==> design.v <==
`timescale 1ns/1ps
module array_mult_top (
    input             clk,
    input      [15:0] a,
    input      [15:0] b,
    output reg [31:0] p
);
    reg  [15:0] a_q, b_q;
    wire [31:0] prod;
    array_multiplier u_mult (
        .in_A(a_q),
        .in_B(b_q),
        .prod_out(prod)
    );
    always @(posedge clk) begin
        a_q <= a;
        b_q <= b;
        p   <= prod;
    end
endmodule

`timescale 1ns/1ps
module array_multiplier (
    input  [15:0] in_A,
    input  [15:0] in_B,
    output [31:0] prod_out
);
    wire [15:0] pp [15:0];   
    genvar i, j;
    generate
        for (i = 0; i < 16; i = i + 1) begin : GEN_PP_ROW
            for (j = 0; j < 16; j = j + 1) begin : GEN_PP_COL
                assign pp[i][j] = in_A[j] & in_B[i];
            end
        end
    endgenerate
    wire [31:0] row_sum [15:0];
    wire [31:0] row_carry [15:0];
    assign row_sum[0]   = {16'b0, pp[0]};
    assign row_carry[0] = 32'b0;
    genvar r;
    generate
        for (r = 1; r < 16; r = r + 1) begin : ADDER_ROWS
            wire [31:0] shifted_pp = { {16 - r{1'b0}}, pp[r], {r{1'b0}} };
            adder32 ADD_STAGE (
                .in_a(row_sum[r-1]),
                .in_b(shifted_pp),
                .cin(1'b0),
                .sum(row_sum[r]),
                .cout(row_carry[r])
            );
        end
    endgenerate
    assign prod_out = row_sum[15];
endmodule
module adder32 (
    input  [31:0] in_a,
    input  [31:0] in_b,
    input         cin,
    output [31:0] sum,
    output        cout
);
    wire [31:0] carry;
    genvar k;
    full_adder FA0 (.a(in_a[0]), .b(in_b[0]), .cin(cin), .sum(sum[0]), .cout(carry[0]));
    generate
        for (k = 1; k < 32; k = k + 1) begin : FA_CHAIN
            full_adder FAi (.a(in_a[k]), .b(in_b[k]), .cin(carry[k-1]), .sum(sum[k]), .cout(carry[k]));
        end
    endgenerate
    assign cout = carry[31];
endmodule
module full_adder (
    input  a,
    input  b,
    input  cin,
    output sum,
    output cout
);
    assign sum  = a ^ b ^ cin;
    assign cout = (a & b) | (b & cin) | (a & cin);
endmodule
==> run.sh <==
#!/bin/bash
# the make line also repeats each setting of config.mk as NAME=value (left out here)
make -C /OpenROAD-flow-scripts/flow DESIGN_CONFIG=/design/flow/config.mk WORK_HOME=/design/flow/orfs CLKGATE_MAP_FILE= finish
==> config.mk <==
export PLATFORM = sky130hd
export DESIGN_NAME = array_mult_top
export DESIGN_NICKNAME = array_mult_top
export VERILOG_FILES = /design/flow/design.v
export SDC_FILE = /design/flow/constraint.sdc
export NUM_CORES = 4
export LEC_CHECK = 0
export ABC_AREA = 1
export CAP_MARGIN = 20
export CORE_MARGIN = 2
export CORE_UTILIZATION = 72
export CTS_CLUSTER_DIAMETER = 115
export CTS_CLUSTER_SIZE = 50
export PLACE_DENSITY_LB_ADDON = 0.07
export SETUP_SLACK_MARGIN = 4.58
export SLEW_MARGIN = 20
==> constraint.sdc <==
create_clock -name core_clock -period 15.6 [get_ports {clk}]
set_input_delay 3.1200 -clock core_clock [delete_from_list [all_inputs] [get_ports {clk}]]
set_output_delay 3.1200 -clock core_clock [all_outputs]
set_load 0.01 [all_outputs]
==> run summary, run 1 <==
Main metrics from the flow reports.

The first detailed-routing pass took 4 iterations. The setup skew after layout came out at between 8 and 9 ps. The overall track demand over capacity in global routing came out at between 20% and 30%. The H-tree level count came out at 3. The register area share after synthesis is 14.5%.

Excluding fillers, the count of instances in the completed layout stands at 1126. After detailed placement, the design holds a cell count of approximately 1100. The detail-routed net length per standard cell is approximately 14 µm.

The insertion delay to the later sink of the worst-skew pair came out at between 300 and 400 ps. Per the final report, max-transition violations number 0. In the finished design, the share of the clock period the worst path needs comes to 120%. The flow ran to the end, but the layout failed its checks.

After the first detailed-routing iteration, the DRC count stood at between 200 and 300. The first global-routing pass estimated 27400 µm of wire. The final setup TNS is -18890 ps. The count of endpoints failing setup in the final report is 10. Per STA, the highest per-stage delay on the worst path measures roughly 600 ps.

For reference, the placement row count at floorplan is 40. The origin of the critical flop-to-flop path is b_q[0]. The timing report lists the critical path depth as 56 cells.

The maximum number of pins on one net before global-route repair is 17. Before placement the cells fill roughly three quarters of the core. The final hold slack came out at a little over 600 ps. The worst hold-check path type is reg -> reg. By area the synthesized netlist is led by sky130_fd_sc_hd__fa_1 (51%), sky130_fd_sc_hd__dfxtp_1 (15%), sky130_fd_sc_hd__inv_1 (13%). The number of nets still failing antenna checks after routing is 0. The wire length recorded after detailed routing is roughly 16000 µm. TritonCTS built the clock tree. STA classifies the critical path startpoint as a flip-flop. STA shows the worst min-delay path finishing at p[1]. The count of synthesis-stage warnings from yosys is 2. The critical path class is reg -> reg. The die covers approximately 0.013 mm². The fraction of synthesized area in multiplexers is 0%. The final worst setup slack came out at -3170 ps.

The total non-filler cell area in the finished layout came out at 0.00997 mm². The post-synthesis register bit count is around 64. The clock-pin slew of the registers on the worst-case setup and hold paths came out at approximately 50 ps. In the routed layout, each cell is associated on average with a via count of 4.84.

The share of synthesized area in the top cell type comes to between 50 and 60%. The biggest area consumer among synthesized cells is sky130_fd_sc_hd__fa_1. The highest achievable clock rate came out at 0.0533 GHz.

The total congestion overflow came out at 0. Setup repair after global routing could not meet its margin everywhere. The gate count after technology mapping came out at 936. The wire length on met3 is between 400 and 500 µm. The met1 layer wirelength in the final routing came out at approximately 5400 µm. Routability-driven placement finished with a final weighted congestion of roughly 0.76. The number of buffers between clock root and the deepest sink is 2. The largest fanout of any net on the critical path came out at 3. The total length of routed met2 wires came out at 9260 µm. For this design the top-level I/O count stands at 65. In this run the tightest slew margin relative to its limit is a little over half. The critical-path cell with the highest stage delay is sky130_fd_sc_hd__fa_2. The xor/xnor cell area share of the yosys netlist is 0%. STA lists the startpoint of the worst hold path as a_q[1].

The number of nets in the synthesized netlist came out at ~1200. The core utilization of the finished layout is between 80% and 90%.

The cell depth of the worst hold path is 3. The placed standard-cell area came out at between 0.009 and 0.01 mm². The worst register-to-register path depth is roughly 56.

The and-or/or-and share of the synthesized area came out at 0%. Counting endpoints that fail hold in the final report gives 0. For reference, the critical path is captured by p[30].

The tree is rooted in a sky130_fd_sc_hd__clkbuf_16. The synthesized-area fraction occupied by adder cells came out at about 53%. The warning total across the stage logs is 29. The synthesis-to-layout area growth is 13.1%. The number of distinct library cells after synthesis came out at 7. The via count is approximately 5500.

For flop-to-flop paths, the worst setup slack is -3170 ps. The mapped cell area came out at 0.00881 mm². The share of synthesized cell area in and, or, nand and nor gates came out at roughly 11%. In the routed netlist, the antenna diode instances number 0.

The arrival time at the worst endpoint came out at about 19000 ps. The number of antenna violations at the first check in global routing came out at 0. The cell count listed in synth_stat.txt came out at around 940. The area of all sequential standard cells is around 0.0013 mm². On the critical path the largest part of the delay comes from adder cells. The HPWL after detailed placement came out at 12700 µm. The number of buffer and inverter instances along the worst setup path is 11. The die outline width is 115 µm. The post-synth area from yosys stat is roughly 0.0088 mm². The number of clock buffers inserted by TritonCTS came out at 9. The number of clock sinks came out at 64. The end of the worst register-to-register path is p[30]. By area, the combinational part of the netlist is dominated by adder cells. The net count of the finished layout came out at between 1000 and 1500. The hold-fix buffer count after cts is 0. The synthesis run shows the most used standard cells to be sky130_fd_sc_hd__inv_1 (312), sky130_fd_sc_hd__nand2_1 (256), sky130_fd_sc_hd__fa_1 (224). The worst setup path is captured at a flip-flop. The number of I/O port buffers came out at between 60 and 70.

After floorplanning, the core was sized to cover about 0.012 mm². The die extent in y came out at ~110 µm. For the pin with the worst max-slew slack, the measured transition is 711 ps. The required time at the worst-slack endpoint is roughly 16000 ps.

The layout checks failed on negative setup slack. The top metal layer carrying routed signals is met4. The number of maximum-capacitance violations recorded for the run is 0. For this run, the leading register cell type out of synthesis is sky130_fd_sc_hd__dfxtp_1.

The post-synthesis average cell area is approximately 9.4 µm². The top cell type by instance count after synthesis is sky130_fd_sc_hd__inv_1. The proportion of synthesized flip-flops having asynchronous set or reset came out at 0%.

In the routed design, unresolved DRC markers number 0. The area of the multi-input gates came out at roughly 0.0062 mm². The most numerous cell type found on the critical path is sky130_fd_sc_hd__fa_2. The critical path starts at b_q[0]. The number of enable flip-flop cells came out at 0. The via count of the first global-routing pass came out at between 6000 and 7000. Subtracting the final worst setup slack from the clock period gives between 15000 and 20000 ps. The count of filler cells inserted in the layout came out at approximately 700.
-- through the flow --
step	setup slack (ps)
floorplan	-3210
global placement	-3370
detailed placement	-3720
CTS	-3340
global route	-3640
finish	-3170
-- timing repair --
item                                    4_1_cts  5_1_grt
setup buffers                                 2        1
pin swaps                                    24       33
endpoints found under the setup margin       19       20
endpoints found under the hold margin         0        0
gates resized                                25       51
-- metal layers --
layer  vias up  GRT usage (%)
met1      2779           29.0
met4         0           13.5
li1       2529              -
met3        37           4.45
met2       108           53.7
met5         -              0
-- area by class of cell --
cell class	instances	area share, %
inverters	312	11.7
clock inverters	4	0.201
clock buffers	12	2.47
repair buffers	91	8.75
flip-flops and latches	64	13.0
well taps	147	1.84
multi-input cells	496	62.0
==> inputs of run 2 (changes only) <==
ABC_AREA = unset   (was 1)
CORE_UTILIZATION = 17   (was 72)
CTS_CLUSTER_DIAMETER = 96   (was 115)
CTS_CLUSTER_SIZE = 40   (was 50)
GPL_ROUTABILITY_DRIVEN = 1   (was unset)
GPL_TIMING_DRIVEN = 0   (was unset)
MIN_ROUTING_LAYER = met2   (was unset)
PLACE_DENSITY = 0.91   (was unset)
PLACE_DENSITY_LB_ADDON = unset   (was 0.07)
SETUP_SLACK_MARGIN = 1.17   (was 4.58)
SLEW_MARGIN = 5   (was 20)
TNS_END_PERCENT = 75   (was unset)
clock period = 14.1 ns   (was 15.6 ns; I/O delays follow)
==> run 2 against run 1 <==
  * The layout still fails its checks (negative setup slack)
  * Maximum frequency shrank 3.1%
  * Non-clock buffer count up 11
  * Clock skew increased by 3.8 ps
  * Register-to-register slack worse by 2100 ps
  * Routed wire length rose by 31%
  * Highest routed layer is now met5
  * Design area grew 4.9%
  * Synthesized area shrank 7.5%
  * Worst setup slack worse by 2100 ps
  * Sequential share of layout area shrank 0.61 points
==> run summary, run 2 <==
Main metrics from the flow reports.

Result of the run: complete, but fails checks (unchanged). Failed layout checks: negative setup slack (unchanged). The core utilization of the finished layout is 22.0% (was 83.3%). The end point of the worst hold path is p[1] (unchanged). The number of clock buffers inserted by TritonCTS came out at 9 (unchanged). The flip-flop cell with the highest count after synthesis is sky130_fd_sc_hd__dfxtp_1 (unchanged).

The warning total across the stage logs is 29 (unchanged). The initial DRC count is 1102 (was 296). The total non-filler cell area in the finished layout was 0.0105 mm² (was 0.00997 mm²). The required time at the worst-slack endpoint is 14390 ps (was 15890 ps).

The origin of the critical flop-to-flop path is b_q[0] (unchanged). The setup skew after layout is 11.9 ps (was 8.14 ps). The post-synthesis average cell area is 12.0 µm² (was 9.41 µm²). The number of enable flip-flop cells is 0 (unchanged). The most numerous cell on the critical path is sky130_fd_sc_hd__fa_2 (unchanged). The count of cell instances traversed by the critical path was 56 (unchanged). The arrival time at the worst endpoint came to 19660 ps (was 19060 ps). The number of maximum-capacitance constraint violations is 0 (unchanged).

The share of synthesized cell area in and, or, nand and nor gates came out at 18.9% (was 10.9%). The placed standard-cell area came to 0.00992 mm² (was 0.00954 mm²). The proportion of synthesized flip-flops having asynchronous set or reset came out at 0% (unchanged). The root cell of the clock tree is sky130_fd_sc_hd__clkbuf_16 (unchanged). The capturing instance or port of the critical path is p[30] (unchanged).

The chip area came to 0.0497 mm² (was 0.0131 mm²). The number of clock sinks is 64 (unchanged). The detailed-router iteration count before antenna repair came out at 5 (was 4). The post-detailed-route DRC marker count is 0 (unchanged). The critical-path cell with the highest stage delay is sky130_fd_sc_hd__fa_2 (unchanged).

The post-synth area from yosys stat is 0.00815 mm² (was 0.00881 mm²). The top metal layer carrying routed signals is met5 (was met4). The largest fanout of any net on the critical path came out at 5 (was 3). The die outline width is 223 µm (was 115 µm).

The highest achievable clock rate came to 0.0516 GHz (was 0.0533 GHz). The number of placed instances, taps included came to 1359 (was 1107). The worst hold path startpoint was a_q[1] (unchanged). The count of cells along the worst register-to-register path came to 56 (unchanged).

The total routed wirelength came out at 20700 µm (was 15700 µm). The total length of routed met2 wires came to 11600 µm (was 9260 µm). The reg-to-reg setup timing slack came to -5270 ps (was -3170 ps). The count of synthesis-stage warnings from yosys came out at 2 (unchanged). The cell count listed in synth_stat.txt was 680 (was 936). The total congestion overflow is 0 (unchanged). The and-or/or-and share of the synthesized area is 0% (unchanged). The shortest clock period the worst path allows after layout is 19370 ps (was 18770 ps). The synthesized-area fraction occupied by adder cells is 57.5% (was 53.2%). The count of endpoints failing setup in the final report is 16 (was 10). The final setup TNS is -45370 ps (was -18890 ps). The starting density of the core came out at 17.1% (was 73.7%). The detail-routed net length per standard cell came out at 15.0 µm (was 14.0 µm). The net count of the finished layout is 1034 (was 1247). The xor/xnor cell area share of the yosys netlist is 0% (unchanged). The tightest slew margin relative to the limit is 71.0% (was 52.5%). Main area contributors after synthesis: sky130_fd_sc_hd__fa_1 (55%), sky130_fd_sc_hd__and2_1 (16%), sky130_fd_sc_hd__dfxtp_1 (16%) (was sky130_fd_sc_hd__fa_1 (51%), sky130_fd_sc_hd__dfxtp_1 (15%), sky130_fd_sc_hd__inv_1 (13%)). The end of the worst register-to-register path is p[30] (unchanged). The cell depth of the worst hold path is 2 (was 3). The post-synthesis register bit count came out at 64 (unchanged).

The routability congestion estimate from global placement came to 0.752 (was 0.760). The number of I/O port buffers is 64 (unchanged).

The number of distinct library cells after synthesis came out at 9 (was 7). The delay of the slowest cell on the worst path came to 610 ps (was 600 ps). The number of antenna violations at the first check in global routing came to 0 (unchanged).

The clock tree from TritonCTS is built (unchanged). The I/O pin count is 65 (unchanged). The final hold slack is 706 ps (was 605 ps). The tally of non-filler cells in the final layout is 1382 (was 1126).

The insertion delay to the later sink of the worst-skew pair is 350 ps (was 340 ps). The fraction of synthesized area in multiplexers came out at 0% (unchanged). The worst hold-check path type was reg -> reg (unchanged). The cell class contributing the biggest share of worst-path delay was adder cells (unchanged).

Ranking of synthesized cells by instance count: sky130_fd_sc_hd__fa_1 (224), sky130_fd_sc_hd__and2_1 (211), sky130_fd_sc_hd__inv_1 (88) (was sky130_fd_sc_hd__inv_1 (312), sky130_fd_sc_hd__nand2_1 (256), sky130_fd_sc_hd__fa_1 (224)). The mapped cell area came out at 0.00815 mm² (was 0.00881 mm²). The sort of element at the start of the critical path is a flip-flop (unchanged). The overall track demand over capacity in global routing is 13.3% (was 27.8%). The register area share after synthesis is 15.7% (was 14.5%).

The final worst setup slack came to -5270 ps (was -3170 ps). The period utilization came out at 137% (was 120%). The biggest combinational cell group after synthesis is adder cells (unchanged).

The biggest area consumer among synthesized cells is sky130_fd_sc_hd__fa_1 (unchanged). The gate count after technology mapping came out at 680 (was 936). The number of buffers between clock root and the deepest sink came out at 2 (unchanged). The number of nets in the synthesized netlist came to 953 (was 1209). The routed via count divided by cell count came to 4.75 (was 4.84). The die extent in y is 223 µm (was 115 µm). The floorplan row count is 80 (was 40). The critical path class is reg -> reg (unchanged).

The timing startpoint of the critical path is b_q[0] (unchanged). The floorplan core area is 0.0475 mm² (was 0.0120 mm²). The H-tree level count was 3 (unchanged). The via count of the first global-routing pass is 8285 (was 6282). The number of nets still failing antenna checks after routing is 0 (unchanged). The via count came to 6561 (was 5453). The HPWL after detailed placement came out at 16400 µm (was 12700 µm). The total count of max-transition violations in the final report came out at 0 (unchanged). Unrepaired setup endpoints after global routing: true (unchanged). The wire length on met3 was 7140 µm (was 441 µm). The maximum number of pins on one net before global-route repair is 13 (was 17). The actual transition at the worst max-transition pin came to 434 ps (was 711 ps).

The clock-pin slew of the registers on the worst-case setup and hold paths is 60 ps (was 50 ps). The number of buffer and inverter instances along the worst setup path came out at 11 (unchanged). The kind of end point of the critical path is a flip-flop (unchanged). The synthesis-to-layout area growth was 28.3% (was 13.1%). The final count of hold timing violations was 0 (unchanged). The first-pass GRT wire length came out at 32800 µm (was 27400 µm). The top cell type by instance count after synthesis was sky130_fd_sc_hd__fa_1 (was sky130_fd_sc_hd__inv_1). The met1 layer wirelength in the final routing came out at 0 µm (was 5450 µm).

The top cell type's share of synthesized area is 55.0% (was 50.9%).
==> run 2: what timing repair did <==
action,in CTS,in global routing
setup buffers,6,0
setup endpoints to repair,17,18
gates cloned,0,0
hold buffers,0,0
pin swaps,47,25
resized,40,36
==> run 2: stage by stage <==
| stage | worst slack [ps] |
|---|---|
| 2_1_floorplan | -4650 |
| 3_3_place_gp | -5050 |
| 3_5_place_dp | -5430 |
| 4_1_cts | -5170 |
| 5_1_grt | -5590 |
| 6_report | -5270 |
==> run 2: cell type report <==
| cell class | instances | area, µm² |
|---|---|---|
| well taps | 615 | 769 |
| repair buffers | 70 | 686 |
| fillers | 4866 | 37100 |
| clock buffers | 10 | 239 |
| flip-flops and latches | 64 | 1290 |
| diodes | 1 | 2.50 |
| plain buffers | 32 | 319 |
| inverters | 88 | 330 |
| clock inverters | 6 | 115 |
| multi-input cells | 496 | 6700 |
==> run 2: metal layers <==
layer | vias to the layer above | track usage, %
li1 | 2104 | -
met1 | 2552 | -
met2 | 1659 | 17.2
met3 | 238 | 15.8
met4 | 8 | 3.53
met5 | - | 1.76
==> inputs of run 3 (changes only) <==
CORE_UTILIZATION = 66   (was 17)
CTS_CLUSTER_DIAMETER = unset   (was 96)
CTS_CLUSTER_SIZE = unset   (was 40)
GPL_ROUTABILITY_DRIVEN = unset   (was 1)
GPL_TIMING_DRIVEN = unset   (was 0)
MIN_ROUTING_LAYER = unset   (was met2)
PLACE_DENSITY = unset   (was 0.91)
SETUP_SLACK_MARGIN = -0.84   (was 1.17)
SLEW_MARGIN = 20   (was 5)
TNS_END_PERCENT = unset   (was 75)
clock period = 9.2 ns   (was 14.1 ns; I/O delays follow)
==> run 3 against run 2 <==
  * Still fails the layout checks on negative setup slack
  * Via count decreased by 29%
  * Die area decreased by 73%
  * Register-to-register slack lost 4400 ps
  * Clock-buffer cell count rose by 1
  * Critical path depth fell by 7
  * Utilization rose by 60 points
  * Worst setup slack worse by 4400 ps
  * Design area is 6.1% lower
  * Critical endpoint unchanged
  * Synthesized cell count unchanged
  * Routed wire length fell by 34%
  * Non-clock buffer count down 5
  * Hold slack worse by 200 ps
==> run summary, run 3 <==
Main metrics from the flow reports.

The synthesis-to-layout area growth came out at 20.5% (was 28.3%). The final setup TNS came out at -126180 ps (was -45370 ps). The starting density of the core came out at 67.9% (was 17.1%). The number of enable flip-flop cells is 0 (unchanged). The HPWL after detailed placement came to 11100 µm (was 16400 µm). The origin of the critical flop-to-flop path is b_q[0] (unchanged). The and-or/or-and share of the synthesized area came out at 0% (unchanged). The total congestion overflow came out at 0 (unchanged). The fraction of synthesized area in multiplexers is 0% (unchanged). The die extent in y came out at 115 µm (was 223 µm). The number of I/O port buffers was 64 (unchanged). The net count of the finished layout came out at 1029 (was 1034). The initial DRC count was 89 (was 1102). The tightest slew margin relative to the limit came out at 64.7% (was 71.0%). The biggest area consumer among synthesized cells is sky130_fd_sc_hd__fa_1 (unchanged). The total count of max-transition violations in the final report is 0 (unchanged). The final worst setup slack is -9680 ps (was -5270 ps). The detailed-router iteration count before antenna repair came to 4 (was 5). The arrival time at the worst endpoint came to 19180 ps (was 19660 ps). The detail-routed net length per standard cell is 15.0 µm (about the same). Main area contributors after synthesis: sky130_fd_sc_hd__fa_1 (55%), sky130_fd_sc_hd__and2_1 (16%), sky130_fd_sc_hd__dfxtp_1 (16%) (unchanged). The required time at the worst-slack endpoint came to 9500 ps (was 14390 ps). The capturing instance or port of the critical path is p[30] (unchanged). The cell class contributing the biggest share of worst-path delay is adder cells (unchanged). The number of distinct library cells after synthesis was 9 (unchanged). The highest achievable clock rate is 0.0530 GHz (was 0.0516 GHz). The top cell type's share of synthesized area is 55.0% (unchanged). The flip-flop cell with the highest count after synthesis was sky130_fd_sc_hd__dfxtp_1 (unchanged). The share of synthesized cell area in and, or, nand and nor gates came out at 18.9% (unchanged).

The timing startpoint of the critical path was b_q[0] (unchanged). The chip area is 0.0133 mm² (was 0.0497 mm²). Ranking of synthesized cells by instance count: sky130_fd_sc_hd__fa_1 (224), sky130_fd_sc_hd__and2_1 (211), sky130_fd_sc_hd__inv_1 (88) (unchanged). The via count of the first global-routing pass is 5628 (was 8285). The number of maximum-capacitance constraint violations is 0 (unchanged).

The period utilization came to 205% (was 137%).

The final count of hold timing violations is 0 (unchanged). The count of antenna diodes in the layout is 0 (was 1). The die outline width came out at 115 µm (was 223 µm). The setup skew after layout is 6.99 ps (was 11.9 ps).

The proportion of synthesized flip-flops having asynchronous set or reset is 0% (unchanged). The number of buffer and inverter instances along the worst setup path came out at 4 (was 11). The routed via count divided by cell count is 5.15 (was 4.75). The number of nets in the synthesized netlist came out at 953 (unchanged).

The xor/xnor cell area share of the yosys netlist is 0% (unchanged). The root cell of the clock tree is sky130_fd_sc_hd__clkbuf_16 (unchanged). The post-synthesis average cell area is 12.0 µm² (unchanged). The largest fanout of any net on the critical path is 3 (was 5). The worst hold path startpoint is a_q[0] (was a_q[1]).

The shortest clock period the worst path allows after layout was 18880 ps (was 19370 ps). The most numerous cell on the critical path is sky130_fd_sc_hd__fa_2 (unchanged). The I/O pin count came out at 65 (unchanged). The sort of element at the start of the critical path was a flip-flop (unchanged).

The register area share after synthesis was 15.7% (unchanged). The clock-pin slew of the registers on the worst-case setup and hold paths came to 60 ps (about the same). Unrepaired setup endpoints after global routing: true (unchanged). The via count came out at 4677 (was 6561).

The post-detailed-route DRC marker count is 0 (unchanged). The top cell type by instance count after synthesis is sky130_fd_sc_hd__fa_1 (unchanged). The mapped cell area came out at 0.00815 mm² (unchanged). The cell depth of the worst hold path is 1 (was 2). The worst-case setup slack after placement is -10190 ps (was -5430 ps).

Result of the run: complete, but fails checks (unchanged). The biggest combinational cell group after synthesis was adder cells (unchanged). The floorplan row count came out at 40 (was 80). The reg-to-reg setup timing slack is -9680 ps (was -5270 ps). The count of cells along the worst register-to-register path came to 49 (was 56). The critical path class is reg -> reg (unchanged). The warning total across the stage logs came out at 31 (was 29). The kind of end point of the critical path was a flip-flop (unchanged).

The synthesized-area fraction occupied by adder cells is 57.5% (unchanged). The count of endpoints failing setup in the final report came out at 21 (was 16). The first-pass GRT wire length was 24900 µm (was 32800 µm).

Failed layout checks: negative setup slack (unchanged). The total routed wirelength is 13600 µm (was 20700 µm). The end of the worst register-to-register path is p[30] (unchanged).

The floorplan core area came out at 0.0120 mm² (was 0.0475 mm²). The H-tree level count is 3 (unchanged). The maximum number of pins on one net before global-route repair was 17 (was 13). The number of clock buffers inserted by TritonCTS was 9 (unchanged). The clock tree from TritonCTS was built (unchanged). The insertion delay to the later sink of the worst-skew pair is 350 ps (about the same). The gate count after technology mapping is 680 (unchanged).

The number of nets still failing antenna checks after routing came out at 0 (unchanged). The end point of the worst hold path is p[0] (was p[1]). The count of cell instances traversed by the critical path came out at 49 (was 56).

The critical-path cell with the highest stage delay is sky130_fd_sc_hd__fa_2 (unchanged). The overall track demand over capacity in global routing came out at 24.6% (was 13.3%). The routability congestion estimate from global placement came out at 0.750 (was 0.752). The cell count listed in synth_stat.txt came out at 680 (unchanged). The count of synthesis-stage warnings from yosys came to 2 (unchanged). The delay of the slowest cell on the worst path was 610 ps (about the same). The worst hold-check path type is reg -> reg (unchanged).

The post-synthesis register bit count was 64 (unchanged). The actual transition at the worst max-transition pin was 529 ps (was 434 ps). The number of buffers between clock root and the deepest sink came out at 2 (unchanged).

The number of clock sinks is 64 (unchanged). The post-synth area from yosys stat came out at 0.00815 mm² (unchanged). The hold-fix buffer count after cts came out at 0 (unchanged). The number of antenna violations at the first check in global routing came out at 0 (unchanged).
## run 3: final cells by class
| type | count | area, µm² |
|---|---|---|
| tap | 147 | 184 |
| clock inverter | 5 | 103 |
| fill | 692 | 2190 |
| timing repair buffer | 97 | 926 |
| clock buffer | 11 | 253 |
| multi-input combinational | 496 | 6740 |
| sequential | 64 | 1290 |
| inverter | 88 | 330 |
## run 3: layer usage
layer,vias up,global-route usage (%),wire length [µm]
met5,-,0,0
met3,28,4.38,366
met2,64,46.8,7910
li1,2101,-,-
met1,2484,27.5,4980
met4,0,8.92,360
## run 3: through the flow
stage	hold slack [ps]	utilization [%]	instance area (µm²)	instances
5_1_grt	526	81.8	9830	908
6_report	509	81.8	9830	908
2_1_floorplan	579	-	8530	680
3_5_place_dp	507	77.4	9300	890
3_3_place_gp	506	77.4	9300	890
4_1_cts	515	81.5	9790	908
## run 3: what timing repair did
item | CTS | global route
buffers inserted | 2 | 0
pin swaps | 43 | 13
endpoints found under the setup margin | 20 | 20
resized | 54 | 17
==> inputs of run 4 (changes only) <==
CELL_PAD_IN_SITES_GLOBAL_PLACEMENT = 2   (was unset)
CORE_UTILIZATION = 40   (was 66)
CTS_CLUSTER_SIZE = 65   (was unset)
MAX_ROUTING_LAYER = met4   (was unset)
PLACE_DENSITY = 0.6   (was unset)
SETUP_SLACK_MARGIN = unset   (was -0.84)
clock period = 20.0 ns   (was 9.2 ns; I/O delays follow)
==> run 4 against run 3 <==
  * The run now finishes clean
  * Design area shrank 4.5%
  * Critical endpoint unchanged
  * Register-to-register slack gained 10000 ps
  * Largest cell class unchanged
  * Utilization shrank 35 points
  * Via count shrank 7.6%
  * Synthesized area is the same
==> run summary, run 4 <==
Main metrics from the flow reports.

Result of the run: finished clean (was complete, but fails checks). The floorplan core area came to 0.0201 mm² (was 0.0120 mm²).

The net count of the finished layout came out at 1001 (was 1029). The root cell of the clock tree is sky130_fd_sc_hd__clkbuf_16 (unchanged). The overall track demand over capacity in global routing came out at 12.8% (was 24.6%).

The routed via count divided by cell count is 4.31 (was 5.15). The end point of the worst hold path was p[0] (unchanged). The insertion delay to the later sink of the worst-skew pair came out at 340 ps (was 350 ps).

The delay of the slowest cell on the worst path came out at 600 ps (was 610 ps). The reg-to-reg setup timing slack is 600 ps (was -9680 ps). The kind of end point of the critical path is a flip-flop (unchanged). The gate count after technology mapping came to 680 (unchanged). The period utilization came out at 97.0% (was 205%). The number of clock buffers inserted by TritonCTS came out at 9 (unchanged). The shortest clock period the worst path allows after layout came to 19400 ps (was 18880 ps). The number of nets in the synthesized netlist came out at 953 (unchanged).

The number of buffers between clock root and the deepest sink came out at 2 (unchanged). The via count of the first global-routing pass came out at 4908 (was 5628). The count of endpoints failing setup in the final report came out at 0 (was 21).

The critical path class is reg -> reg (unchanged). The first-pass GRT wire length is 21900 µm (was 24900 µm). The flip-flop cell with the highest count after synthesis is sky130_fd_sc_hd__dfxtp_1 (unchanged). The number of buffer and inverter instances along the worst setup path is 6 (was 4).

The count of filler cells inserted in the layout is 1894 (was 692). The clock tree from TritonCTS is built (unchanged). Ranking of synthesized cells by instance count: sky130_fd_sc_hd__fa_1 (224), sky130_fd_sc_hd__and2_1 (211), sky130_fd_sc_hd__inv_1 (88) (unchanged). The detailed-router iteration count before antenna repair came to 4 (unchanged). The share of synthesized cell area in and, or, nand and nor gates came out at 18.9% (unchanged). The cell class contributing the biggest share of worst-path delay is adder cells (unchanged). The via count is 4320 (was 4677). The top cell type's share of synthesized area came out at 55.0% (unchanged). The final setup TNS is 0 ps (was -126180 ps).

The chip area came to 0.0215 mm² (was 0.0133 mm²). The xor/xnor cell area share of the yosys netlist came out at 0% (unchanged). The number of clock sinks came out at 64 (unchanged). The timing startpoint of the critical path is b_q[1] (was b_q[0]). The mapped cell area came out at 0.00815 mm² (unchanged). The most numerous cell on the critical path is sky130_fd_sc_hd__fa_2 (unchanged). The detail-routed net length per standard cell is 11.7 µm (was 15.0 µm). The actual transition at the worst max-transition pin is 524 ps (was 529 ps). The capturing instance or port of the critical path is p[30] (unchanged).

The fraction of synthesized area in multiplexers came to 0% (unchanged). The cell count listed in synth_stat.txt was 680 (unchanged). The total count of max-transition violations in the final report was 0 (unchanged). The initial DRC count is 58 (was 89).

The critical-path cell with the highest stage delay was sky130_fd_sc_hd__fa_2 (unchanged). The hold-fix buffer count after cts was 0 (unchanged). The biggest area consumer among synthesized cells is sky130_fd_sc_hd__fa_1 (unchanged). The number of antenna violations at the first check in global routing was 0 (unchanged). The total congestion overflow was 0 (unchanged). The cell depth of the worst hold path came out at 1 (unchanged). The routability congestion estimate from global placement came out at 0.700 (was 0.750). The post-synthesis register bit count came to 64 (unchanged). The setup skew after layout is 10.3 ps (was 6.99 ps). The final count of hold timing violations came out at 0 (unchanged). The biggest combinational cell group after synthesis is adder cells (unchanged). The HPWL after detailed placement is 10800 µm (was 11100 µm). The starting density of the core is 40.6% (was 67.9%).

The I/O pin count is 65 (unchanged). The die extent in y came out at 147 µm (was 115 µm).

The synthesized-area fraction occupied by adder cells came to 57.5% (unchanged). The synthesis-to-layout area growth came out at 15.1% (was 20.5%). The maximum number of pins on one net before global-route repair is 17 (unchanged). The top cell type by instance count after synthesis was sky130_fd_sc_hd__fa_1 (unchanged). The count of antenna diodes in the layout is 0 (unchanged).

The number of maximum-capacitance constraint violations is 0 (unchanged). The count of synthesis-stage warnings from yosys is 2 (unchanged). The number of enable flip-flop cells came to 0 (unchanged).

The count of cell instances traversed by the critical path is 51 (was 49). The sort of element at the start of the critical path is a flip-flop (unchanged). The register area share after synthesis is 15.7% (unchanged). The worst hold path startpoint is a_q[0] (unchanged). The clock-pin slew of the registers on the worst-case setup and hold paths came out at 60 ps (about the same). The tightest slew margin relative to the limit came out at 65.0% (was 64.7%). The worst hold-check path type was reg -> reg (unchanged). The number of distinct library cells after synthesis was 9 (unchanged).

The required time at the worst-slack endpoint came out at 20290 ps (was 9500 ps). The number of nets still failing antenna checks after routing was 0 (unchanged). The post-synthesis average cell area came to 12.0 µm² (unchanged). The largest fanout of any net on the critical path came out at 6 (was 3).

The post-synth area from yosys stat is 0.00815 mm² (unchanged). The and-or/or-and share of the synthesized area came out at 0% (unchanged). The proportion of synthesized flip-flops having asynchronous set or reset came out at 0% (unchanged). The die outline width came to 147 µm (was 115 µm). The count of cells along the worst register-to-register path is 51 (was 49). Unrepaired setup endpoints after global routing: true (unchanged). The floorplan row count was 52 (was 40). The origin of the critical flop-to-flop path is b_q[1] (was b_q[0]).

Main area contributors after synthesis: sky130_fd_sc_hd__fa_1 (55%), sky130_fd_sc_hd__and2_1 (16%), sky130_fd_sc_hd__dfxtp_1 (16%) (unchanged). The warning total across the stage logs came to 29 (was 31). The number of I/O port buffers came out at 64 (unchanged). The end of the worst register-to-register path is p[30] (unchanged). The post-detailed-route DRC marker count is 0 (unchanged). The arrival time at the worst endpoint came to 19680 ps (was 19180 ps). The H-tree level count came to 3 (unchanged). The total routed wirelength came out at 11700 µm (was 13600 µm). The highest achievable clock rate is 0.0516 GHz (was 0.0530 GHz).
-- run 4: layout make-up --
class	count	area [µm²]	share of cell area (%)
multi-input cells	496	6440	68.6
well taps	270	338	3.60
inverters	88	330	3.52
clock inverters	6	66.3	0.706
clock buffers	10	239	2.55
repair buffers	69	686	7.30
flip-flops and latches	64	1290	13.7
-- run 4: repair_timing --
| item | CTS | global route |
|---|---|---|
| endpoints found under the hold margin | 0 | 0 |
| pin swaps | 0 | 59 |
| buffers inserted | 0 | 0 |
| setup endpoints to repair | 1 | 3 |
| gates resized | 8 | 88 |
-- run 4: per-stage QoR --
step	hold WS [ps]	utilization [%]	area [µm²]	setup slack (ps)	instances
detailed placement	572	44.0	8850	-143	987
floorplan	614	-	8150	566	680
finish	521	46.7	9390	604	1003
global route	534	46.7	9390	-96.7	1003
global placement	573	44.0	8850	-7.73	987
CTS	535	45.6	9170	1.43	1003
-- run 4: metal layers --
metal	vias to the layer above	track usage, %	routed length [µm]
li1	2042	-	-
met2	50	22.9	6250
met5	-	-	0
met3	10	2.45	347
met4	0	3.79	164
met1	2218	14.8	4940
==> inputs of run 5 (changes only) <==
ABC_AREA = 1   (was unset)
CAP_MARGIN = 35   (was 20)
CELL_PAD_IN_SITES_DETAIL_PLACEMENT = 2   (was unset)
CELL_PAD_IN_SITES_GLOBAL_PLACEMENT = 3   (was 2)
CORE_MARGIN = 9   (was 2)
CORE_UTILIZATION = 48   (was 40)
CTS_CLUSTER_DIAMETER = 262   (was unset)
CTS_CLUSTER_SIZE = 98   (was 65)
MAX_ROUTING_LAYER = met5   (was met4)
PLACE_DENSITY = 0.56   (was 0.6)
SETUP_SLACK_MARGIN = 0.73   (was unset)
SLEW_MARGIN = 10   (was 20)
==> run 5 against run 4 <==
  * First-iteration DRC count rose to 4.2 times the previous value
  * Design area grew 5.5%
  * Still clean
  * Non-clock buffer count up 12
  * Critical path type unchanged
  * Final cell count up 19%
  * Clock skew is 1.2 ps lower
  * Largest cell class unchanged
==> run summary, run 5 <==
Main metrics from the flow reports.

The number of distinct library cells after synthesis was 7 (was 9). The chip area was 0.0236 mm² (was 0.0215 mm²). The proportion of synthesized flip-flops having asynchronous set or reset came to 0% (unchanged). The final count of hold timing violations came out at 0 (unchanged). The maximum number of pins on one net before global-route repair is 17 (unchanged). The end point of the worst hold path is p[0] (unchanged).

The starting density of the core came to 48.9% (was 40.6%). The final hold slack is 600 ps (was 521 ps). The tightest slew margin relative to the limit came to 42.2% (was 65.0%). The number of nets in the synthesized netlist is 1209 (was 953). The timing startpoint of the critical path is b_q[1] (unchanged).

The clock tree from TritonCTS is built (unchanged). The number of clock buffers inserted by TritonCTS came to 9 (unchanged). The post-synthesis register bit count came to 64 (unchanged). The end of the worst register-to-register path was p[30] (unchanged). The number of I/O port buffers is 64 (unchanged). The post-detailed-route DRC marker count is 0 (unchanged). The count of synthesis-stage warnings from yosys is 2 (unchanged).

The net count of the finished layout was 1237 (was 1001). The cell depth of the worst hold path is 3 (was 1). The total non-filler cell area in the finished layout is 0.00990 mm² (was 0.00939 mm²). The fraction of synthesized area in multiplexers came to 0% (unchanged).

The origin of the critical flop-to-flop path is b_q[1] (unchanged). The post-synthesis average cell area came out at 9.41 µm² (was 12.0 µm²). The cell class contributing the biggest share of worst-path delay is adder cells (unchanged). The arrival time at the worst endpoint came to 20220 ps (was 19680 ps). The root cell of the clock tree is sky130_fd_sc_hd__clkbuf_16 (unchanged). The hold-fix buffer count after cts came to 0 (unchanged).

The mapped cell area is 0.00881 mm² (was 0.00815 mm²). The kind of end point of the critical path is a flip-flop (unchanged).

The floorplan core area is 0.0180 mm² (was 0.0201 mm²). Unrepaired setup endpoints after global routing: true (unchanged). The worst hold-check path type was reg -> reg (unchanged). The floorplan row count came out at 49 (was 52). The total count of max-transition violations in the final report came to 0 (unchanged). Main area contributors after synthesis: sky130_fd_sc_hd__fa_1 (51%), sky130_fd_sc_hd__dfxtp_1 (15%), sky130_fd_sc_hd__inv_1 (13%) (was sky130_fd_sc_hd__fa_1 (55%), sky130_fd_sc_hd__and2_1 (16%), sky130_fd_sc_hd__dfxtp_1 (16%)). The number of buffers between clock root and the deepest sink is 2 (unchanged). The post-synth area from yosys stat came out at 0.00881 mm² (was 0.00815 mm²). The detailed-router iteration count before antenna repair is 4 (unchanged). The biggest combinational cell group after synthesis is adder cells (unchanged). The clock-pin slew of the registers on the worst-case setup and hold paths is 60 ps (about the same). The largest fanout of any net on the critical path came out at 2 (was 6). The top cell type by instance count after synthesis was sky130_fd_sc_hd__inv_1 (was sky130_fd_sc_hd__fa_1). Ranking of synthesized cells by instance count: sky130_fd_sc_hd__inv_1 (312), sky130_fd_sc_hd__nand2_1 (256), sky130_fd_sc_hd__fa_1 (224) (was sky130_fd_sc_hd__fa_1 (224), sky130_fd_sc_hd__and2_1 (211), sky130_fd_sc_hd__inv_1 (88)).

The shortest clock period the worst path allows after layout came out at 19920 ps (was 19400 ps). The biggest area consumer among synthesized cells is sky130_fd_sc_hd__fa_1 (unchanged). The insertion delay to the later sink of the worst-skew pair came out at 360 ps (was 340 ps).

The final setup TNS is 0 ps (unchanged). The number of clock sinks came out at 64 (unchanged). The number of nets still failing antenna checks after routing came out at 0 (unchanged). The core utilization of the finished layout came out at 54.9% (was 46.7%). The synthesized-area fraction occupied by adder cells is 53.2% (was 57.5%). The worst hold path startpoint was b_q[0] (was a_q[0]). The reg-to-reg setup timing slack was 80 ps (was 600 ps). The number of antenna violations at the first check in global routing came out at 0 (unchanged). The count of cell instances traversed by the critical path is 49 (was 51). The count of endpoints failing setup in the final report came out at 0 (unchanged).

The gate count after technology mapping is 936 (was 680). The routed via count divided by cell count came to 4.92 (was 4.31). The I/O pin count was 65 (unchanged). The xor/xnor cell area share of the yosys netlist came out at 0% (unchanged). The total routed wirelength came out at 29400 µm (was 11700 µm). The warning total across the stage logs came out at 31 (was 29). The count of filler cells inserted in the layout was 1853 (was 1894). The period utilization is 99.6% (was 97.0%). The total congestion overflow came to 0 (unchanged). The detail-routed net length per standard cell is 24.5 µm (was 11.7 µm). The routability congestion estimate from global placement is 0.718 (was 0.700). The top cell type's share of synthesized area came out at 50.9% (was 55.0%).

The actual transition at the worst max-transition pin came out at 866 ps (was 524 ps). The die outline width came to 153 µm (was 147 µm). The critical-path cell with the highest stage delay is sky130_fd_sc_hd__fa_2 (unchanged). The via count of the first global-routing pass came to 7938 (was 4908). The sort of element at the start of the critical path is a flip-flop (unchanged). The HPWL after detailed placement came out at 18400 µm (was 10800 µm). The initial DRC count came out at 244 (was 58).

The highest achievable clock rate was 0.0502 GHz (was 0.0516 GHz). The first-pass GRT wire length was 46100 µm (was 21900 µm). The critical path class is reg -> reg (unchanged). The register area share after synthesis is 14.5% (was 15.7%). The number of maximum-capacitance constraint violations came out at 0 (unchanged).

The setup skew after layout came out at 9.19 ps (was 10.3 ps). The capturing instance or port of the critical path is p[30] (unchanged). The H-tree level count came out at 3 (unchanged). The number of enable flip-flop cells came out at 0 (unchanged).

The flip-flop cell with the highest count after synthesis is sky130_fd_sc_hd__dfxtp_1 (unchanged). The most numerous cell on the critical path is sky130_fd_sc_hd__fa_2 (unchanged). The overall track demand over capacity in global routing was 25.8% (was 12.8%). The count of cells along the worst register-to-register path is 49 (was 51).

Result of the run: finished clean (unchanged). The number of buffer and inverter instances along the worst setup path came to 5 (was 6). The die extent in y was 153 µm (was 147 µm). The cell count listed in synth_stat.txt is 936 (was 680). The share of synthesized cell area in and, or, nand and nor gates came out at 10.9% (was 18.9%).

The count of antenna diodes in the layout is 0 (unchanged). The delay of the slowest cell on the worst path is 620 ps (was 600 ps). The placed standard-cell area came to 0.00915 mm² (was 0.00885 mm²). The via count came out at 5899 (was 4320). The required time at the worst-slack endpoint was 20300 ps (was 20290 ps).

The and-or/or-and share of the synthesized area came out at 0% (unchanged). The synthesis-to-layout area growth came out at 12.4% (was 15.1%).
==> run 5: cell type report <==
class / instances / area, µm² / share of cell area (%)
Multi-Input combinational cell: 496 / 6080 / 61.4
Sequential cell: 64 / 1290 / 13.0
Inverter: 312 / 1170 / 11.9
Timing Repair Buffer: 81 / 776 / 7.83
Tap cell: 229 / 287 / 2.89
Clock buffer: 12 / 246 / 2.49
Clock inverter: 4 / 53.8 / 0.543
==> run 5: stage by stage <==
| stage | setup slack (ps) | instances |
|---|---|---|
| 6_report | 78.7 | 1198 |
| 2_1_floorplan | 735 | 936 |
| 3_5_place_dp | -439 | 1176 |
| 3_3_place_gp | 204 | 1176 |
| 5_1_grt | -266 | 1198 |
| 4_1_cts | 297 | 1195 |
==> run 5: timing repair <==
action / in CTS / in global routing
pin swaps: 67 / 101
resized: 128 / 65
buffers inserted: 3 / 3
cloned: 0 / 0
setup endpoints to repair: 4 / 5
==> run 5: routing by layer <==
layer / up-vias / share of wire, % / global-route usage (%)
met5: - / 0 / 0
met4: 0 / 5.1 / 14.5
met3: 89 / 2.9 / 4.01
met2: 140 / 57 / 49.2
met1: 3160 / 35 / 26.0
li1: 2510 / - / -
==> inputs of run 6 (changes only) <==
ABC_AREA = unset   (was 1)
CAP_MARGIN = 20   (was 35)
CELL_PAD_IN_SITES_GLOBAL_PLACEMENT = unset   (was 3)
CORE_ASPECT_RATIO = 1.18   (was unset)
CORE_MARGIN = 2   (was 9)
CORE_UTILIZATION = 40   (was 48)
CTS_CLUSTER_DIAMETER = 274   (was 262)
CTS_CLUSTER_SIZE = 74   (was 98)
MAX_ROUTING_LAYER = unset   (was met5)
MIN_ROUTING_LAYER = met1   (was unset)
PLACE_DENSITY = unset   (was 0.56)
SETUP_SLACK_MARGIN = unset   (was 0.73)
SLEW_MARGIN = 15   (was 10)
TNS_END_PERCENT = 10   (was unset)
clock period = 25.9 ns   (was 20.0 ns; I/O delays follow)
==> run 6 against run 5 <==
  * Worst setup slack improved by 4500 ps
  * Clock skew up 1.6 ps
  * Synthesized area down 7.5%
  * Synthesized cell count is 27% lower
  * Clock-buffer cell count fell by 1
  * Maximum frequency fell by 6.5%
  * Sequential share of layout area increased by 1.1 points
  * Flip-flop count stayed put
==> run summary, run 6 <==
Main metrics from the flow reports.

The number of I/O port buffers is 64 (unchanged). The number of post-CTS setup repair buffers came out at 0 (was 3). The highest achievable clock rate came out at 0.0469 GHz (was 0.0502 GHz). The capturing instance or port of the critical path is p[30] (unchanged). The setup skew after layout is 10.8 ps (was 9.19 ps).

The floorplan row count came out at 56 (was 49). The warning total across the stage logs was 26 (was 31). The period utilization came to 82.3% (was 99.6%). The die extent in y is 159 µm (was 153 µm). The and-or/or-and share of the synthesized area came out at 0% (unchanged). The initial DRC count is 129 (was 244). The floorplan core area is 0.0200 mm² (was 0.0180 mm²).

The gate count after technology mapping came out at 680 (was 936). The core utilization of the finished layout came out at 45.4% (was 54.9%). The actual transition at the worst max-transition pin came out at 649 ps (was 866 ps). The biggest combinational cell group after synthesis was adder cells (unchanged).

The mapped cell area was 0.00815 mm² (was 0.00881 mm²). The worst hold path startpoint is a_q[0] (was b_q[0]). The number of nets in the synthesized netlist came to 953 (was 1209). The clock-pin slew of the registers on the worst-case setup and hold paths is 60 ps (about the same). The cell class contributing the biggest share of worst-path delay is adder cells (unchanged). The number of maximum-capacitance constraint violations came out at 0 (unchanged).

The end point of the worst hold path is p[0] (unchanged). The via count of the first global-routing pass is 6282 (was 7938).

The routed via count divided by cell count is 4.73 (was 4.92). The number of gates given a new drive strength after cts was 0 (was 128). The post-synth area from yosys stat came out at 0.00815 mm² (was 0.00881 mm²). The via count is 4669 (was 5899). The cell count listed in synth_stat.txt is 680 (was 936).

The placed standard-cell area was 0.00880 mm² (was 0.00915 mm²). The starting density of the core came out at 40.8% (was 48.9%).

The post-synthesis register bit count came out at 64 (unchanged). The synthesis-to-layout area growth came to 11.2% (was 12.4%). The critical-path cell with the highest stage delay is sky130_fd_sc_hd__dfxtp_1 (was sky130_fd_sc_hd__fa_2). The synthesized-area fraction occupied by adder cells is 57.5% (was 53.2%). The arrival time at the worst endpoint is 21630 ps (was 20220 ps). Unrepaired setup endpoints after global routing: false (was true). The biggest area consumer among synthesized cells is sky130_fd_sc_hd__fa_1 (unchanged).

The I/O pin count came out at 65 (unchanged). The top cell type's share of synthesized area is 55.0% (was 50.9%). The number of clock buffers inserted by TritonCTS was 9 (unchanged).

The H-tree level count came out at 3 (unchanged). The xor/xnor cell area share of the yosys netlist came to 0% (unchanged). The number of buffer and inverter instances along the worst setup path is 4 (was 5). The final count of hold timing violations is 0 (unchanged). The sort of element at the start of the critical path is a flip-flop (unchanged). The proportion of synthesized flip-flops having asynchronous set or reset is 0% (unchanged). The post-detailed-route DRC marker count is 0 (unchanged). The total congestion overflow came to 0 (unchanged). The insertion delay to the later sink of the worst-skew pair is 360 ps (about the same). The most numerous cell on the critical path is sky130_fd_sc_hd__fa_1 (was sky130_fd_sc_hd__fa_2). The number of enable flip-flop cells is 0 (unchanged). The number of distinct library cells after synthesis is 9 (was 7). The number of nets still failing antenna checks after routing came to 0 (unchanged). The chip area came out at 0.0215 mm² (was 0.0236 mm²). The hold-fix buffer count after cts came out at 0 (unchanged). The routability congestion estimate from global placement was 0.703 (was 0.718). The worst hold-check path type is reg -> reg (unchanged).

The count of cells along the worst register-to-register path is 49 (unchanged). The die outline width was 135 µm (was 153 µm). The detailed-router iteration count before antenna repair is 3 (was 4). The reg-to-reg setup timing slack came out at 4580 ps (was 80 ps).

The count of cell instances traversed by the critical path came out at 49 (unchanged). The total routed wirelength is 20000 µm (was 29400 µm). The count of endpoints failing setup in the final report is 0 (unchanged).

Main area contributors after synthesis: sky130_fd_sc_hd__fa_1 (55%), sky130_fd_sc_hd__and2_1 (16%), sky130_fd_sc_hd__dfxtp_1 (16%) (was sky130_fd_sc_hd__fa_1 (51%), sky130_fd_sc_hd__dfxtp_1 (15%), sky130_fd_sc_hd__inv_1 (13%)). The register area share after synthesis came out at 15.7% (was 14.5%). The net count of the finished layout was 996 (was 1237). The clock tree from TritonCTS is built (unchanged). The root cell of the clock tree is sky130_fd_sc_hd__clkbuf_16 (unchanged). The share of synthesized cell area in and, or, nand and nor gates is 18.9% (was 10.9%).

The first-pass GRT wire length came out at 33600 µm (was 46100 µm). The total non-filler cell area in the finished layout was 0.00906 mm² (was 0.00990 mm²). The tightest slew margin relative to the limit is 56.7% (was 42.2%). The final setup TNS is 0 ps (unchanged). The critical path class is reg -> reg (unchanged). The number of buffers between clock root and the deepest sink came to 2 (unchanged). The largest fanout of any net on the critical path is 16 (was 2). The count of antenna diodes in the layout is 0 (unchanged). The count of synthesis-stage warnings from yosys is 2 (unchanged). The top cell type by instance count after synthesis is sky130_fd_sc_hd__fa_1 (was sky130_fd_sc_hd__inv_1). The end of the worst register-to-register path is p[30] (unchanged). The cell depth of the worst hold path came out at 1 (was 3). The area of the multi-input gates came to 0.00622 mm² (was 0.00608 mm²).

The origin of the critical flop-to-flop path is a_q[1] (was b_q[1]). The count of filler cells inserted in the layout is 1995 (was 1853). The detail-routed net length per standard cell came to 20.3 µm (was 24.5 µm). The shortest clock period the worst path allows after layout is 21320 ps (was 19920 ps). The maximum number of pins on one net before global-route repair is 17 (unchanged). The overall track demand over capacity in global routing was 21.0% (was 25.8%).

The post-synthesis average cell area came out at 12.0 µm² (was 9.41 µm²). The total count of max-transition violations in the final report was 0 (unchanged). The timing startpoint of the critical path was a_q[1] (was b_q[1]).

The HPWL after detailed placement came out at 15700 µm (was 18400 µm). The area of all sequential standard cells is 0.00128 mm² (was 0.00129 mm²). The required time at the worst-slack endpoint came out at 26210 ps (was 20300 ps). Ranking of synthesized cells by instance count: sky130_fd_sc_hd__fa_1 (224), sky130_fd_sc_hd__and2_1 (211), sky130_fd_sc_hd__inv_1 (88) (was sky130_fd_sc_hd__inv_1 (312), sky130_fd_sc_hd__nand2_1 (256), sky130_fd_sc_hd__fa_1 (224)). The delay of the slowest cell on the worst path came to 720 ps (was 620 ps). The fraction of synthesized area in multiplexers is 0% (unchanged). The kind of end point of the critical path is a flip-flop (unchanged).

The number of antenna violations at the first check in global routing came out at 0 (unchanged). The number of clock sinks came out at 64 (unchanged). Result of the run: finished clean (unchanged). The flip-flop cell with the highest count after synthesis was sky130_fd_sc_hd__dfxtp_1 (unchanged).
[run 6: metal layers]
layer | GRT usage (%) | wire length, µm | up-vias
li1 | - | - | 2028
met1 | 20.2 | 6460 | 2488
met2 | 41.3 | 12000 | 90
met3 | 3.06 | 471 | 63
met4 | 12.1 | 1140 | 0
met5 | 0 | 0 | -
[run 6: cell type report]
| class | instances | share of cell area, % |
|---|---|---|
| tap | 261 | 3.60 |
| sequential | 64 | 14.1 |
| clock buffer | 11 | 2.68 |
| timing repair buffer | 64 | 7.07 |
| multi-input combinational | 496 | 68.6 |
| clock inverter | 3 | 0.221 |
| inverter | 88 | 3.64 |
[run 6: stage by stage]
step           setup WS (ps)  instances  hold slack (ps)
2_1_floorplan           6470        680              614
3_3_place_gp            5870        973              707
3_5_place_dp            4750        973              754
4_1_cts                 4410        987              779
5_1_grt                 4050        987              808
6_report                4580        987              745
==> inputs of run 7 (changes only) <==
ABC_AREA = 1   (was unset)
CELL_PAD_IN_SITES_DETAIL_PLACEMENT = unset   (was 2)
CORE_ASPECT_RATIO = unset   (was 1.18)
CORE_UTILIZATION = 72   (was 40)
CTS_CLUSTER_DIAMETER = 253   (was 274)
CTS_CLUSTER_SIZE = 99   (was 74)
MIN_ROUTING_LAYER = unset   (was met1)
PLACE_DENSITY = 0.42   (was unset)
SLEW_MARGIN = 20   (was 15)
TNS_END_PERCENT = 20   (was 10)
clock period = 9.94 ns   (was 25.9 ns; I/O delays follow)
==> run 7 against run 6 <==
  * Now fails the layout checks on negative setup slack
  * Non-clock buffer count is 39 higher
  * Clock skew down 4.5 ps
  * Design area rose by 11%
  * First-iteration DRC count up 84%
  * Critical endpoint unchanged
  * Largest cell class unchanged
==> run summary, run 7 <==
Main metrics from the flow reports.

The count of cells along the worst register-to-register path is 50 (was 49). The actual transition at the worst max-transition pin was 651 ps (was 649 ps). The highest achievable clock rate is 0.0531 GHz (was 0.0469 GHz).

The end point of the worst hold path is p[10] (was p[0]). Main area contributors after synthesis: sky130_fd_sc_hd__fa_1 (51%), sky130_fd_sc_hd__dfxtp_1 (15%), sky130_fd_sc_hd__inv_1 (13%) (was sky130_fd_sc_hd__fa_1 (55%), sky130_fd_sc_hd__and2_1 (16%), sky130_fd_sc_hd__dfxtp_1 (16%)). The gate count after technology mapping came to 936 (was 680).

The arrival time at the worst endpoint came out at 19140 ps (was 21630 ps). The number of maximum-capacitance constraint violations is 0 (unchanged). The I/O pin count came to 65 (unchanged). The chip area is 0.0131 mm² (was 0.0215 mm²). The insertion delay to the later sink of the worst-skew pair came out at 340 ps (was 360 ps).

The total congestion overflow was 0 (unchanged). The most numerous cell on the critical path was sky130_fd_sc_hd__fa_2 (was sky130_fd_sc_hd__fa_1). The count of cell instances traversed by the critical path is 50 (was 49). The detail-routed net length per standard cell is 13.7 µm (was 20.3 µm).

The number of post-CTS setup repair buffers came to 0 (unchanged). The HPWL after detailed placement is 12900 µm (was 15700 µm). The net count of the finished layout came out at 1259 (was 996). The total routed wirelength came out at 15600 µm (was 20000 µm). The via count of the first global-routing pass is 6421 (was 6282). The tightest slew margin relative to the limit is 56.5% (was 56.7%). The warning total across the stage logs is 31 (was 26). The final setup TNS came out at -111320 ps (was 0 ps). The proportion of synthesized flip-flops having asynchronous set or reset is 0% (unchanged). The top cell type by instance count after synthesis was sky130_fd_sc_hd__inv_1 (was sky130_fd_sc_hd__fa_1). The required time at the worst-slack endpoint is 10230 ps (was 26210 ps). The reg-to-reg setup timing slack came out at -8910 ps (was 4580 ps).

The delay of the slowest cell on the worst path came out at 570 ps (was 720 ps). The count of filler cells inserted in the layout came to 667 (was 1995). The biggest combinational cell group after synthesis was adder cells (unchanged). Result of the run: complete, but fails checks (was finished clean). The largest fanout of any net on the critical path is 2 (was 16). The number of distinct library cells after synthesis came out at 7 (was 9). The flip-flop cell with the highest count after synthesis is sky130_fd_sc_hd__dfxtp_1 (unchanged). The floorplan row count is 40 (was 56). The routability congestion estimate from global placement is 0.795 (was 0.703). The post-synth area from yosys stat came out at 0.00881 mm² (was 0.00815 mm²).

The routed via count divided by cell count came to 4.80 (was 4.73). The count of synthesis-stage warnings from yosys is 2 (unchanged). The fraction of synthesized area in multiplexers was 0% (unchanged).

The final worst setup slack is -8910 ps (was 4580 ps). The starting density of the core came out at 73.7% (was 40.8%). The detailed-router iteration count before antenna repair is 5 (was 3). The timing startpoint of the critical path is b_q[0] (was a_q[1]). The hold-fix buffer count after cts came to 0 (unchanged). The final count of hold timing violations is 0 (unchanged).

The number of buffers between clock root and the deepest sink was 2 (unchanged). The total non-filler cell area in the finished layout came to 0.0100 mm² (was 0.00906 mm²). The kind of end point of the critical path was a flip-flop (unchanged). The number of nets still failing antenna checks after routing came out at 0 (unchanged). The die outline width came out at 115 µm (was 135 µm). The worst hold-check path type is reg -> reg (unchanged). Unrepaired setup endpoints after global routing: true (was false).

The maximum number of pins on one net before global-route repair came out at 17 (unchanged). The top cell type's share of synthesized area is 50.9% (was 55.0%). The register area share after synthesis is 14.5% (was 15.7%).

The floorplan core area is 0.0120 mm² (was 0.0200 mm²). The number of clock buffers inserted by TritonCTS came out at 9 (unchanged). The root cell of the clock tree was sky130_fd_sc_hd__clkbuf_16 (unchanged). The share of synthesized cell area in and, or, nand and nor gates came to 10.9% (was 18.9%). The synthesis-to-layout area growth is 13.8% (was 11.2%). The first-pass GRT wire length came to 27700 µm (was 33600 µm). The shortest clock period the worst path allows after layout came out at 18850 ps (was 21320 ps). The clock-pin slew of the registers on the worst-case setup and hold paths is 50 ps (was 60 ps). The mapped cell area is 0.00881 mm² (was 0.00815 mm²). The post-synthesis register bit count came out at 64 (unchanged). The area of all sequential standard cells is 0.00129 mm² (was 0.00128 mm²). The number of nets in the synthesized netlist came out at 1209 (was 953).

The biggest area consumer among synthesized cells is sky130_fd_sc_hd__fa_1 (unchanged). The critical-path cell with the highest stage delay is sky130_fd_sc_hd__fa_2 (was sky130_fd_sc_hd__dfxtp_1). The area of the multi-input gates is 0.00610 mm² (was 0.00622 mm²). The and-or/or-and share of the synthesized area is 0% (unchanged).

The cell count listed in synth_stat.txt was 936 (was 680). The critical path class is reg -> reg (unchanged). The overall track demand over capacity in global routing was 27.8% (was 21.0%). The die extent in y is 115 µm (was 159 µm). The initial DRC count is 238 (was 129).

The run did not pass the layout checks because of negative setup slack. Ranking of synthesized cells by instance count: sky130_fd_sc_hd__inv_1 (312), sky130_fd_sc_hd__nand2_1 (256), sky130_fd_sc_hd__fa_1 (224) (was sky130_fd_sc_hd__fa_1 (224), sky130_fd_sc_hd__and2_1 (211), sky130_fd_sc_hd__inv_1 (88)). The clock tree from TritonCTS is built (unchanged). The post-synthesis average cell area is 9.41 µm² (was 12.0 µm²). The via count came to 5452 (was 4669). The final hold slack came to 562 ps (was 745 ps). The number of antenna violations at the first check in global routing came to 0 (unchanged). The end of the worst register-to-register path is p[30] (unchanged). The xor/xnor cell area share of the yosys netlist is 0% (unchanged). The total count of max-transition violations in the final report is 0 (unchanged). The cell class contributing the biggest share of worst-path delay was adder cells (unchanged). The number of I/O port buffers came to 64 (unchanged). The H-tree level count came out at 3 (unchanged). The count of endpoints failing setup in the final report came to 20 (was 0). The post-detailed-route DRC marker count came out at 0 (unchanged). The capturing instance or port of the critical path is p[30] (unchanged). The placed standard-cell area is 0.00964 mm² (was 0.00880 mm²). The period utilization came out at 190% (was 82.3%). The number of buffer and inverter instances along the worst setup path is 5 (was 4). The count of antenna diodes in the layout is 0 (unchanged). The synthesized-area fraction occupied by adder cells is 53.2% (was 57.5%). The sort of element at the start of the critical path is a flip-flop (unchanged). The worst hold path startpoint is b_q[10] (was a_q[0]).

The setup skew after layout came out at 6.25 ps (was 10.8 ps). The cell depth of the worst hold path came out at 3 (was 1). The number of clock sinks came to 64 (unchanged).

The number of enable flip-flop cells came to 0 (unchanged). The origin of the critical flop-to-flop path is b_q[0] (was a_q[1]).
[run 7: metal layers]
| layer | vias up | GRT usage [%] | routed length [µm] |
|---|---|---|---|
| met3 | 37 | 4.87 | 494 |
| met5 | - | 0 | 0 |
| met2 | 103 | 53.7 | 9170 |
| met4 | 0 | 12.0 | 626 |
| li1 | 2553 | - | - |
| met1 | 2759 | 29.4 | 5330 |
[run 7: layout make-up]
cell class / count / area share (%)
timing repair buffer: 103 / 9.93
clock inverter: 3 / 0.424
inverter: 312 / 11.7
tap: 147 / 1.83
clock buffer: 12 / 2.46
multi-input combinational: 496 / 60.8
sequential: 64 / 12.8
[run 7: timing repair]
item,CTS,global route
endpoints found under the hold margin,0,0
pin swaps,57,11
resized,54,13
setup endpoints to repair,21,21
[run 7: per-stage QoR]
stage               setup WS (ps)  utilization, %  cells
floorplan                   -8870               -    936
global placement            -8970            80.6   1122
detailed placement          -9360            80.6   1122
CTS                         -8960            83.7   1137
global route                -9390            83.8   1137
finish                      -8910            83.8   1137
